==> run Y <==
Design scr_search, start of the top module:
module scr_search(clk,rst,start,R_fixed,angle1,adder,error,X,Y,done
    );
Settings: LEC_CHECK=0, CAP_MARGIN=20, CORE_MARGIN=2, CORE_UTILIZATION=59, SETUP_SLACK_MARGIN=3.27, SLEW_MARGIN=20, TNS_END_PERCENT=5; clock period 13.7 ns.
run.sh (not shown) runs the stock make flow with config.mk's settings and CLKGATE_MAP_FILE=.
==> run K: changes against run Y <==
--- a/flow/config.mk
+++ b/flow/config.mk
@@ -6,8 +6,8 @@
 export NUM_CORES = 4
 export LEC_CHECK = 0
+export ABC_AREA = 1
 export CAP_MARGIN = 20
 export CORE_MARGIN = 2
-export CORE_UTILIZATION = 59
-export SETUP_SLACK_MARGIN = 3.27
+export CORE_UTILIZATION = 72
+export PLACE_DENSITY = 0.41
 export SLEW_MARGIN = 20
-export TNS_END_PERCENT = 5
==> flow/constraint.sdc (replaced) <==
create_clock -name core_clock -period 2.86 [get_ports {clk}]
set_input_delay 0.5720 -clock core_clock [delete_from_list [all_inputs] [get_ports {clk}]]
set_output_delay 0.5720 -clock core_clock [all_outputs]
set_load 0.01 [all_outputs]
==> comparison <==
Synthesized cell count: run Y is smaller than run K (about 17%).
Area after synthesis: run K is smaller than run Y (3.8%).
Of run Y and run K, run Y has the higher die size (gap 26%, measured against run K).
Run Y stopped in global routing (5_1_grt), error GRT-0116. Run K died in detailed placement (3_5_place_dp).

========
==> raven: inputs <==
scr_search again, from the RTL that the note above started with.
clock: 9.79 ns
lec_check: 0
cap_margin: 20
cell_pad_in_sites_detail_placement: 0
cell_pad_in_sites_global_placement: 0
core_aspect_ratio: 0.72
core_margin: 2
core_utilization: 65
gpl_routability_driven: 1
max_routing_layer: met5
place_density_lb_addon: 0.04
setup_slack_margin: 0.17
slew_margin: 0
==> inputs of juniper, as changes to raven <==
==> flow/config.mk (replaced) <==
export PLATFORM = sky130hd
export DESIGN_NAME = scr_search
export DESIGN_NICKNAME = scr_search
export VERILOG_FILES = /design/flow/design.v
export SDC_FILE = /design/flow/constraint.sdc
export NUM_CORES = 4
export LEC_CHECK = 0
export CAP_MARGIN = 20
export CORE_MARGIN = 2
export CORE_UTILIZATION = 10
export PLACE_DENSITY = 0.45
export SLEW_MARGIN = 20
==> flow/constraint.sdc (replaced) <==
create_clock -name core_clock -period 15.7 [get_ports {clk}]
set_input_delay 3.1400 -clock core_clock [delete_from_list [all_inputs] [get_ports {clk}]]
set_output_delay 3.1400 -clock core_clock [all_outputs]
set_load 0.01 [all_outputs]
==> notes <==
- raven failed in 5_1_grt with GRT-0116. juniper produced a clean layout.
- Synthesized cell count is the same in juniper and raven.
- Area after synthesis is the same in juniper and raven.
- In die size, juniper is at 6.3 times the value of raven.

========
==> inputs of run a <==
scr_search again, from the RTL that the note above started with.
make LEC_CHECK=0 ABC_AREA=1 CAP_MARGIN=20 CORE_MARGIN=2 CORE_UTILIZATION=72 CTS_CLUSTER_DIAMETER=400 CTS_CLUSTER_SIZE=97 PLACE_DENSITY=0.41 SLEW_MARGIN=20 finish   # period 2.86 ns
==> run b: changes against run a <==
==> flow/config.mk (replaced) <==
export PLATFORM = sky130hd
export DESIGN_NAME = scr_search
export DESIGN_NICKNAME = scr_search
export VERILOG_FILES = /design/flow/design.v
export SDC_FILE = /design/flow/constraint.sdc
export NUM_CORES = 4
export LEC_CHECK = 0
export CAP_MARGIN = 20
export CORE_MARGIN = 2
export CORE_UTILIZATION = 57
export SETUP_SLACK_MARGIN = -0.58
export SLEW_MARGIN = 20
==> flow/constraint.sdc (replaced) <==
create_clock -name core_clock -period 9.21 [get_ports {clk}]
set_input_delay 1.8420 -clock core_clock [delete_from_list [all_inputs] [get_ports {clk}]]
set_output_delay 1.8420 -clock core_clock [all_outputs]
set_load 0.01 [all_outputs]
==> out/summary.txt <==
status = stopped before the end
last step reached = 5_1_grt
tool error = [ERROR GRT-0116] Global routing finished with congestion. Check the congestion regions in the DRC Viewer.
Netlist Area Pre-Place = 12000 um^2
top cells by count = nor2_1 (161), nand2_1 (159), a21oi_1 (135)
xor+xnor area frac = 0.0282
top-count cell post-synth = nor2_1
post-synth net total = 1905
FP Core Util = 0.575
yosys adder share = 0.0776
Die Y = 149 um
(the above is from run b)
==> out/summary.txt <==
top-count cell post-synth = nand2_1
top cells by count = nand2_1 (654), nor2_1 (356), inv_1 (308)
xor+xnor area frac = 0.0190
post-synth net total = 2279
mux share of post-synthesis cell area = 0
FP Core Util = 0.730
Netlist Area Pre-Place = 11500 um^2
status = stopped before the end
tool error = [ERROR DPL-0038] Utilization greater than 100%, impossible to legalize
last step reached = 3_5_place_dp
yosys adder share = 0.0806
(the above is from run a)
